Setup of the reference run:
==> flow/design.v (excerpt) <==
module GameModeEazy(
input wire clk,
input wire rst,
input wire load,
input wire [63:0] load_board,
input wire [3:0]btn,
input wire [3:0]mode,
output wire [63:0] num,
output wire [15:0] judge
    );
reg [63:0] num_reg; 
reg [63:0] num_reg_last;
reg [3:0]position_reg;
reg [1:0]count;
assign num = num_reg;
judge m0(.num(num),.judge(judge));
always @ (posedge clk)
if (rst) begin
	num_reg = 64'b0001000000000000000000000000000000000000000000000000000000010000;
	count = 2'b00;
end
else if (load) begin
	num_reg = load_board;
end
else if (mode==4'b0011) begin
	if (count==2'b11) count=2'b00; else count=count+1'b1;
	num_reg_last=num_reg;
		if (btn[0]==1)
		begin		
			if (num_reg[3:0]==4'b0000)
				begin
					num_reg[3:0]=num_reg[19:16];
					num_reg[19:16]=4'b0000;
				end
			if (num_reg[7:4]==4'b0000)
				begin
					num_reg[7:4]=num_reg[23:20];
					num_reg[23:20]=4'b0000;
				end	
			if (num_reg[11:8]==4'b0000)
				begin
					num_reg[11:8]=num_reg[27:24];
					num_reg[27:24]=4'b0000;
				end	
			if (num_reg[15:12]==4'b0000)
				begin
					num_reg[15:12]=num_reg[31:28];
					num_reg[31:28]=4'b0000;
				end	
			if (num_reg[19:16]==4'b0000)
				begin
					num_reg[19:16]=num_reg[35:32];
					num_reg[35:32]=4'b0000;
				end
			if (num_reg[23:20]==4'b0000)
				begin
					num_reg[23:20]=num_reg[39:36];
					num_reg[39:36]=4'b0000;
				end	
			if (num_reg[27:24]==4'b0000)
				begin
					num_reg[27:24]=num_reg[43:40];
					num_reg[43:40]=4'b0000;
				end	
			if (num_reg[31:28]==4'b0000)
				begin
					num_reg[31:28]=num_reg[47:44];
					num_reg[47:44]=4'b0000;
				end	
			if (num_reg[3:0]==4'b0000)
				begin
					num_reg[3:0]=num_reg[19:16];
					num_reg[19:16]=4'b0000;
				end
			if (num_reg[7:4]==4'b0000)
				begin
					num_reg[7:4]=num_reg[23:20];
					num_reg[23:20]=4'b0000;
				end	
			if (num_reg[11:8]==4'b0000)
				begin
					num_reg[11:8]=num_reg[27:24];
  ...
Size: roughly 6900 cells after synthesis, about 36000 µm² of cells after synthesis.
==> flow/config.mk <==
export PLATFORM = sky130hd
export DESIGN_NAME = GameModeEazy
export DESIGN_NICKNAME = GameModeEazy
export VERILOG_FILES = /design/flow/design.v
export SDC_FILE = /design/flow/constraint.sdc
export NUM_CORES = 4
export LEC_CHECK = 0
export ABC_AREA = 1
export CAP_MARGIN = 20
export CELL_PAD_IN_SITES_GLOBAL_PLACEMENT = 3
export CORE_MARGIN = 6
export CORE_UTILIZATION = 46
export CTS_CLUSTER_DIAMETER = 105
export CTS_CLUSTER_SIZE = 53
export GPL_ROUTABILITY_DRIVEN = 1
export GPL_TIMING_DRIVEN = 0
export MAX_ROUTING_LAYER = met4
export PLACE_DENSITY_LB_ADDON = 0.14
export SETUP_SLACK_MARGIN = 5.0
export SLEW_MARGIN = 20
==> flow/constraint.sdc <==
create_clock -name core_clock -period 21.9 [get_ports {clk}]
set_input_delay 4.3800 -clock core_clock [delete_from_list [all_inputs] [get_ports {clk}]]
set_output_delay 4.3800 -clock core_clock [all_outputs]
set_load 0.01 [all_outputs]
run.sh (not shown) runs the stock make flow with config.mk's settings and CLKGATE_MAP_FILE=.
No final results exist for the reference run, since it was stopped by error FLW-0024 during 3_1_place_gp_skip_io.
Input changes introduced in the trial run (baseline for comparison: the reference run):
# the reference run
export LEC_CHECK = 0
export ABC_AREA = 1
export CAP_MARGIN = 20
export CELL_PAD_IN_SITES_GLOBAL_PLACEMENT = 3
export CORE_MARGIN = 6
export CORE_UTILIZATION = 46
export CTS_CLUSTER_DIAMETER = 105
export CTS_CLUSTER_SIZE = 53
export GPL_ROUTABILITY_DRIVEN = 1
export GPL_TIMING_DRIVEN = 0
export MAX_ROUTING_LAYER = met4
export PLACE_DENSITY_LB_ADDON = 0.14
export SETUP_SLACK_MARGIN = 5.0
export SLEW_MARGIN = 20
create_clock -name core_clock -period 21.9 [get_ports {clk}]
# the trial run
export LEC_CHECK = 0
export CAP_MARGIN = 20
export CORE_MARGIN = 2
export CORE_UTILIZATION = 59
export SLEW_MARGIN = 20
create_clock -name core_clock -period 21.9 [get_ports {clk}]
==> results <==
- Going from the reference run to the trial run, yosys synthesis chip area grew by more than 10%.
- Floorplan die width in the trial run is 13 µm lower than in the reference run
- Between the trial run and the reference run, it is the trial run whose area share of xor/xnor cells in the synthesized design is higher, by 2.3 points.
- Post-synthesis instance total in the trial run vs the reference run: down 80
- What ended the trial run was a tool error in 5_1_grt; the run never finished.
- Die: the trial run smaller than the reference run
- Count of distinct cell types in the synthesized netlist (the reference run / the trial run): 0.52
- Measured against each other, the trial run and the reference run differ in count of instantiated cells in the yosys netlist, the lower figure coming from the trial run.
- Delta(basic-gate share of the synthesized area counting and, or, nand and nor cells, the trial run - the reference run) < 0
- For the reference run, the biggest combinational cell group after synthesis was simple AND/OR/NAND/NOR gates, unlike the trial run, where it was AND-OR/OR-AND gates.
- The post-synthesis average cell area of the trial run exceeds that of the reference run by 1.3 µm².


## v8
GameModeEazy again, from the RTL that the note above started with.
==> flow/config.mk <==
export PLATFORM = sky130hd
export DESIGN_NAME = GameModeEazy
export DESIGN_NICKNAME = GameModeEazy
export VERILOG_FILES = /design/flow/design.v
export SDC_FILE = /design/flow/constraint.sdc
export NUM_CORES = 4
export LEC_CHECK = 0
export ABC_AREA = 0
export CAP_MARGIN = 20
export CELL_PAD_IN_SITES_GLOBAL_PLACEMENT = 3
export CORE_MARGIN = 2
export CORE_UTILIZATION = 41
export CTS_CLUSTER_DIAMETER = 45
export CTS_CLUSTER_SIZE = 70
export GPL_ROUTABILITY_DRIVEN = 0
export HOLD_SLACK_MARGIN = -0.01
export SETUP_SLACK_MARGIN = 5.0
export SLEW_MARGIN = 20
==> flow/constraint.sdc <==
create_clock -name core_clock -period 48.8 [get_ports {clk}]
set_input_delay 9.7600 -clock core_clock [delete_from_list [all_inputs] [get_ports {clk}]]
set_output_delay 9.7600 -clock core_clock [all_outputs]
set_load 0.01 [all_outputs]
Modified inputs, v17 compared to v8
Settings: a deleted SETUP_SLACK_MARGIN that had been 5.0; a change of CORE_UTILIZATION from 41 to 30; a deleted CTS_CLUSTER_SIZE that had been 70; a deleted CELL_PAD_IN_SITES_GLOBAL_PLACEMENT that had been 3; a deleted HOLD_SLACK_MARGIN that had been -0.01; a change of GPL_ROUTABILITY_DRIVEN from 0 to 1; a deleted ABC_AREA that had been 0; a deleted CTS_CLUSTER_DIAMETER that had been 45; a change of the clock period (ns, I/O delays scaled along) from 48.8 to 28.0.
==> comparison <==
v17 | status: complete | timing, DRC, antenna: pass. Looking at number of filler instances in the final layout, v17 sits about 40% above v8. v17 against v8: routed via count saw an increase; first-pass GRT wire length saw an increase; clock latency at the later pin of the worst-skew pair saw little to no change; final instance count without filler cells saw an increase. Area growth from synthesis to layout for v17: 11 points up relative to v8.
For v14, these inputs were changed with respect to v17:
Settings: putting CELL_PAD_IN_SITES_GLOBAL_PLACEMENT at 3 where nothing was set; swapping 2 for 9 in CORE_MARGIN; putting HOLD_SLACK_MARGIN at -0.09 where nothing was set; clearing GPL_ROUTABILITY_DRIVEN, which used to be 1; putting CTS_CLUSTER_DIAMETER at 322 where nothing was set; swapping 30 for 27 in CORE_UTILIZATION; putting CTS_CLUSTER_SIZE at 100 where nothing was set; putting ABC_AREA at 0 where nothing was set.
### Flow results
- From v17 to v14 the numbers moved as follows: average vias per placed instance went down 3.4%.
- Comparing v14 and v17, post-synthesis to final-layout area growth is lower on v14.
- The standard cells in v14 occupy less silicon area than those in v17 do.
- Die area: v14 > v17
- Diff v14 and v17: maximum achievable frequency lower in v14
- Via count of the first global-routing pass delta (v17 -> v14): insignificant
